== the reference run ==
==> flow/design.v <==
`timescale 1ns/1ps
module base2_alu #(
  parameter LAT_BIN = 1,   
  parameter LAT_DEC = 8,   
  parameter LAT_DUO = 6    
)(
  input  wire        clk,
  input  wire        rst,
  input  wire        start,
  input  wire [3:0]  opcode,
  input  wire [15:0] a,
  input  wire [15:0] b,
  output reg         busy,
  output reg         done,
  output reg  [31:0] result
);
  reg [7:0] countdown;
  wire [7:0] lat_sel =
      (opcode <= 4'd2) ? LAT_BIN :
      ((opcode <= 4'd5) ? LAT_DEC : LAT_DUO);
  wire [31:0] res_bin =
      (opcode==4'd0)   ? (a + b) :
      (opcode==4'd1)   ? (a - b) :
      (opcode==4'd2)   ? (a * b) :
      (opcode==4'd3)   ? (a + b) :
      (opcode==4'd4)   ? (a - b) :
      (opcode==4'd5) ? (a * 16'd10) :
      (opcode==4'd6) ? (a + b) :
      (opcode==4'd7) ? (a - b) :
      (opcode==4'd8)  ? (a * 16'd3) : 32'd0;
  always @(posedge clk) begin
    if (rst) begin
      busy <= 1'b0; done <= 1'b0; countdown <= 8'd0; result <= 32'd0;
    end else begin
      done <= 1'b0;
      if (start && !busy) begin
        busy      <= 1'b1;
        countdown <= (lat_sel==0) ? 1 : lat_sel;
      end else if (busy) begin
        if (countdown > 8'd1) begin
          countdown <= countdown - 8'd1;
        end else begin
          busy   <= 1'b0;
          done   <= 1'b1;
          result <= res_bin;
        end
      end
    end
  end
endmodule
`timescale 1ns/1ps
module base10_alu #(
  parameter LAT_DEC = 1,   
  parameter LAT_BIN = 6,   
  parameter LAT_DUO = 6    
)(
  input  wire        clk,
  input  wire        rst,
  input  wire        start,
  input  wire [3:0]  opcode,
  input  wire [15:0] a,
  input  wire [15:0] b,
  output reg         busy,
  output reg         done,
  output reg  [31:0] result
);
  reg [7:0] countdown;
  wire [7:0] lat_sel =
      ((opcode>=4'd3) && (opcode<=4'd5)) ? LAT_DEC :
      ((opcode<=4'd2) ? LAT_BIN : LAT_DUO);
  wire [31:0] res_bin =
      (opcode==4'd0)   ? (a + b) :
      (opcode==4'd1)   ? (a - b) :
      (opcode==4'd2)   ? (a * b) :
      (opcode==4'd3)   ? (a + b) :
      (opcode==4'd4)   ? (a - b) :
      (opcode==4'd5) ? (a * 16'd10) :
      (opcode==4'd6) ? (a + b) :
      (opcode==4'd7) ? (a - b) :
      (opcode==4'd8)  ? (a * 16'd3) : 32'd0;
  always @(posedge clk) begin
    if (rst) begin
      busy <= 1'b0; done <= 1'b0; countdown <= 8'd0; result <= 32'd0;
    end else begin
      done <= 1'b0;
      if (start && !busy) begin
        busy      <= 1'b1;
        countdown <= (lat_sel==0) ? 1 : lat_sel;
      end else if (busy) begin
        if (countdown > 8'd1) begin
          countdown <= countdown - 8'd1;
        end else begin
          busy   <= 1'b0;
          done   <= 1'b1;
          result <= res_bin;
        end
      end
    end
  end
endmodule
`timescale 1ns/1ps
module base12_alu #(
  parameter LAT_DUO = 1,   
  parameter LAT_BIN = 6,   
  parameter LAT_DEC = 8    
)(
  input  wire        clk,
  input  wire        rst,
  input  wire        start,
  input  wire [3:0]  opcode,
  input  wire [15:0] a,
  input  wire [15:0] b,
  output reg         busy,
  output reg         done,
  output reg  [31:0] result
);
  reg [7:0] countdown;
  wire [7:0] lat_sel =
      ((opcode>=4'd6) && (opcode<=4'd8)) ? LAT_DUO :
      ((opcode<=4'd2) ? LAT_BIN : LAT_DEC);
  wire [31:0] res_bin =
      (opcode==4'd0)   ? (a + b) :
      (opcode==4'd1)   ? (a - b) :
      (opcode==4'd2)   ? (a * b) :
      (opcode==4'd3)   ? (a + b) :
      (opcode==4'd4)   ? (a - b) :
      (opcode==4'd5) ? (a * 16'd10) :
      (opcode==4'd6) ? (a + b) :
      (opcode==4'd7) ? (a - b) :
      (opcode==4'd8)  ? (a * 16'd3) : 32'd0;
  always @(posedge clk) begin
    if (rst) begin
      busy <= 1'b0; done <= 1'b0; countdown <= 8'd0; result <= 32'd0;
    end else begin
      done <= 1'b0;
      if (start && !busy) begin
        busy      <= 1'b1;
        countdown <= (lat_sel==0) ? 1 : lat_sel;
      end else if (busy) begin
        if (countdown > 8'd1) begin
          countdown <= countdown - 8'd1;
        end else begin
          busy   <= 1'b0;
          done   <= 1'b1;
          result <= res_bin;
        end
      end
    end
  end
endmodule
`timescale 1ns/1ps
module router_extended #(
  parameter B2_LAT_BIN  = 1, B2_LAT_DEC  = 8, B2_LAT_DUO  = 6,
  parameter B10_LAT_DEC = 1, B10_LAT_BIN = 6, B10_LAT_DUO = 6,
  parameter B12_LAT_DUO = 1, B12_LAT_BIN = 6, B12_LAT_DEC = 8
)(
  input  wire        clk,
  input  wire        rst,
  input  wire        start,
  input  wire [2:0]  cond_sel,
  input  wire [3:0]  opcode,
  input  wire [15:0] op_a,
  input  wire [15:0] op_b,
  output reg         busy,
  output reg         done,
  output reg  [31:0] result
);
  localparam [1:0] ROUTE_SENTINEL = 2'd3;
  wire [1:0] forced_target = (cond_sel <= 3'd2) ? cond_sel[1:0] : ROUTE_SENTINEL;
  wire [1:0] full_router_target =
      (opcode <= 4'd2)   ? 2'd0 :
      (opcode <= 4'd5) ? 2'd1 :
                                  2'd2;
  localparam [1:0] DUO_FALLBACK_TARGET = (B10_LAT_DUO <= B2_LAT_DUO) ? 2'd1 : 2'd0;
  wire [1:0] router_210_target =
      (opcode <= 4'd2)   ? 2'd0 :
      (opcode <= 4'd5) ? 2'd1 :
                                  DUO_FALLBACK_TARGET;
  wire [1:0] routed_target =
      (forced_target != ROUTE_SENTINEL) ? forced_target :
      (cond_sel == 3'd3) ? full_router_target :
      (cond_sel == 3'd4) ? router_210_target :
                           full_router_target;  
  reg  start_b2, start_b10, start_b12;
  wire busy_b2, done_b2;   wire [31:0] res_b2;
  wire busy_b10, done_b10; wire [31:0] res_b10;
  wire busy_b12, done_b12; wire [31:0] res_b12;
  base2_alu #(.LAT_BIN(B2_LAT_BIN), .LAT_DEC(B2_LAT_DEC), .LAT_DUO(B2_LAT_DUO)) u_b2(
    .clk(clk), .rst(rst), .start(start_b2), .opcode(opcode), .a(op_a), .b(op_b),
    .busy(busy_b2), .done(done_b2), .result(res_b2)
  );
  base10_alu #(.LAT_DEC(B10_LAT_DEC), .LAT_BIN(B10_LAT_BIN), .LAT_DUO(B10_LAT_DUO)) u_b10(
    .clk(clk), .rst(rst), .start(start_b10), .opcode(opcode), .a(op_a), .b(op_b),
    .busy(busy_b10), .done(done_b10), .result(res_b10)
  );
  base12_alu #(.LAT_DUO(B12_LAT_DUO), .LAT_BIN(B12_LAT_BIN), .LAT_DEC(B12_LAT_DEC)) u_b12(
    .clk(clk), .rst(rst), .start(start_b12), .opcode(opcode), .a(op_a), .b(op_b),
    .busy(busy_b12), .done(done_b12), .result(res_b12)
  );
  localparam S_IDLE=0, S_WAIT=1;
  reg [0:0] st;
  always @(posedge clk) begin
    if (rst) begin
      st <= S_IDLE; busy <= 1'b0; done <= 1'b0;
      start_b2 <= 1'b0; start_b10 <= 1'b0; start_b12 <= 1'b0;
      result <= 32'd0;
    end else begin
      done <= 1'b0;
      start_b2 <= 1'b0; start_b10 <= 1'b0; start_b12 <= 1'b0;
      case (st)
        S_IDLE: begin
          if (start) begin
            busy <= 1'b1;
            if (routed_target==2'd0) start_b2  <= 1'b1;
            if (routed_target==2'd1) start_b10 <= 1'b1;
            if (routed_target==2'd2) start_b12 <= 1'b1;
            st <= S_WAIT;
          end
        end
        S_WAIT: begin
          if ( (routed_target==2'd0 && done_b2) ||
               (routed_target==2'd1 && done_b10) ||
               (routed_target==2'd2 && done_b12) ) begin
            result <= (routed_target==2'd0) ? res_b2 :
                      (routed_target==2'd1) ? res_b10 :
                                              res_b12;
            done   <= 1'b1;
            busy   <= 1'b0;
            st     <= S_IDLE;
          end
        end
      endcase
    end
  end
endmodule
==> flow/config.mk <==
export PLATFORM = sky130hd
export DESIGN_NAME = router_extended
export DESIGN_NICKNAME = router_extended
export VERILOG_FILES = /design/flow/design.v
export SDC_FILE = /design/flow/constraint.sdc
export NUM_CORES = 4
export LEC_CHECK = 0
export CAP_MARGIN = 20
export CORE_ASPECT_RATIO = 0.71
export CORE_MARGIN = 2
export CORE_UTILIZATION = 70
export CTS_CLUSTER_SIZE = 37
export SETUP_SLACK_MARGIN = 0.21
export SLEW_MARGIN = 20
export TNS_END_PERCENT = 5
==> flow/constraint.sdc <==
create_clock -name core_clock -period 6.77 [get_ports {clk}]
set_input_delay 1.3540 -clock core_clock [delete_from_list [all_inputs] [get_ports {clk}]]
set_output_delay 1.3540 -clock core_clock [all_outputs]
set_load 0.01 [all_outputs]
run.sh (not shown) runs the stock make flow with config.mk's settings and CLKGATE_MAP_FILE=.
Although the reference run finished all stages, its layout failed final checks on setup timing.
[inputs] the trial run vs the reference run
# the reference run
export LEC_CHECK = 0
export CAP_MARGIN = 20
export CORE_ASPECT_RATIO = 0.71
export CORE_MARGIN = 2
export CORE_UTILIZATION = 70
export CTS_CLUSTER_SIZE = 37
export SETUP_SLACK_MARGIN = 0.21
export SLEW_MARGIN = 20
export TNS_END_PERCENT = 5
create_clock -name core_clock -period 6.77 [get_ports {clk}]
# the trial run
export LEC_CHECK = 0
export CAP_MARGIN = 20
export CORE_MARGIN = 2
export CORE_UTILIZATION = 40
export SLEW_MARGIN = 20
create_clock -name core_clock -period 8.87 [get_ports {clk}]
Notes after the runs:
- Compare the trial run and the reference run | number of setup buffers added after CTS higher: the reference run
- Compared with the reference run, the trial run shows a worst supply voltage drop on vdd that is about 70% lower.
- The trial run ended up with a higher final cell count than the reference run did.
- Compared with the reference run, the trial run shows a total power after layout that is 49% lower.
- ~same yosys cell count in the trial run and the reference run
- Measured against each other, the trial run and the reference run differ in detailed-route vias per instance, the higher figure coming from the reference run.
- Post-synthesis sequential area ratio came out exactly the same in the trial run and the reference run.
- The flow did not stop early for the trial run: all stages ran, and the layout cleared the timing, design-rule and antenna checks.
- met2 wire length came out lower on the trial run than on the reference run.
Power is estimated from default activity; no workload was simulated.
